==> flow/design.v (excerpt) <==
module TM_ALU (
    input  wire        clk,
    input  wire        reset,
    input  wire [7:0]  AvgTxLen,
    input  wire [7:0]  InstExed,
    input  wire [7:0]  CurTxLen,
    output wire [7:0]  AvgTxLen_new,
    output wire [7:0]  InstExed_new
);
Size: roughly 1500 cells after synthesis, about 64 flip-flops.
make LEC_CHECK=0 ABC_AREA=1 CAP_MARGIN=5 CORE_MARGIN=2 CORE_UTILIZATION=40 CTS_CLUSTER_DIAMETER=346 CTS_CLUSTER_SIZE=49 HOLD_SLACK_MARGIN=-0.09 PLACE_DENSITY_LB_ADDON=0.01 SLEW_MARGIN=20 TNS_END_PERCENT=35 finish   # period 30.0 ns
run.sh (not shown) runs the stock make flow with config.mk's settings and CLKGATE_MAP_FILE=.
The baseline completed with no timing, DRC or antenna violations.
Next try:
- CAP_MARGIN: 5 -> 20
- CORE_MARGIN: 2 -> 5
- CORE_UTILIZATION: 40 -> 68
- CTS_CLUSTER_DIAMETER: 346 -> unset
- CTS_CLUSTER_SIZE: 49 -> unset
- HOLD_SLACK_MARGIN: -0.09 -> 0.06
- PLACE_DENSITY: unset -> 0.42
- PLACE_DENSITY_LB_ADDON: 0.01 -> unset
- SETUP_SLACK_MARGIN: unset -> -2.0
- TNS_END_PERCENT: 35 -> unset
Effect: The changed run completed without violations. Setup slack loses 1700 ps. Global-route usage is higher by 7.8 points. Hold slack gains 8.3 ps.
Next try:
- CORE_MARGIN: 5 -> 2
- CORE_UTILIZATION: 68 -> 70
- HOLD_SLACK_MARGIN: 0.06 -> unset
- PLACE_DENSITY: 0.42 -> unset
- SETUP_SLACK_MARGIN: -2.0 -> unset
- clock period: 30.0 -> 14.3 ns (I/O delays scaled with it)
Effect:
- Now the flow aborted during 4_1_cts
- synthesized area is unchanged
- die area fell by 11%
- synthesized cell count is unchanged
Next try:
- CORE_UTILIZATION: 70 -> 72
- PLACE_DENSITY: unset -> 0.82
=> The new run ended with an error in 4_1_cts; area after synthesis does not change; die area falls by 2.7%; synthesized cell count stays the same.

Starting RTL as in the previous note.
==> flow/config.mk <==
export PLATFORM = sky130hd
export DESIGN_NAME = TM_ALU
export DESIGN_NICKNAME = TM_ALU
export VERILOG_FILES = /design/flow/design.v
export SDC_FILE = /design/flow/constraint.sdc
export NUM_CORES = 4
export LEC_CHECK = 0
export CAP_MARGIN = 20
export CORE_MARGIN = 2
export CORE_UTILIZATION = 72
export CTS_CLUSTER_DIAMETER = 354
export CTS_CLUSTER_SIZE = 22
export HOLD_SLACK_MARGIN = 0.29
export MAX_ROUTING_LAYER = met4
export SETUP_SLACK_MARGIN = -1.24
export SLEW_MARGIN = 20
==> flow/constraint.sdc <==
create_clock -name core_clock -period 16.3 [get_ports {clk}]
set_input_delay 3.2600 -clock core_clock [delete_from_list [all_inputs] [get_ports {clk}]]
set_output_delay 3.2600 -clock core_clock [all_outputs]
set_load 0.01 [all_outputs]
The first run stopped in 4_1_cts.
Rerun with:
CORE_UTILIZATION = 40   (was 72)
CTS_CLUSTER_DIAMETER = not set   (was 354)
CTS_CLUSTER_SIZE = not set   (was 22)
HOLD_SLACK_MARGIN = not set   (was 0.29)
MAX_ROUTING_LAYER = not set   (was met4)
SETUP_SLACK_MARGIN = not set   (was -1.24)
clock period = 29.0 ns   (was 16.3 ns; I/O delays follow)
After rerunning:
- The changed run produced a clean layout
- area after synthesis does not change
- synthesized cell count does not change
- die area rose by 77%
Rerun with:
ABC_AREA = 1   (was not set)
CORE_UTILIZATION = 72   (was 40)
clock period = 43.8 ns   (was 29.0 ns; I/O delays follow)
Result: The changed run ran to the end with no violations. Cell area goes down by about 9%. Global-route usage grows by 9.9 points. Maximum frequency shrinks by about 5%.
Rerun with:
CORE_UTILIZATION = 58   (was 72)
clock period = 24.7 ns   (was 43.8 ns; I/O delays follow)
The changed run produced a clean layout.
Via count increases by 6.2%.
Clock skew barely changes.
Wire length is higher by 21%.
Global-route usage drops by 4.0 points.
Worst setup slack loses 14000 ps.
Final cell count went up by 10%.
Non-clock buffer count climbs by 128.
Fmax rose by 22%.
Synthesized area is unchanged.
Cell area climbs by 18%.
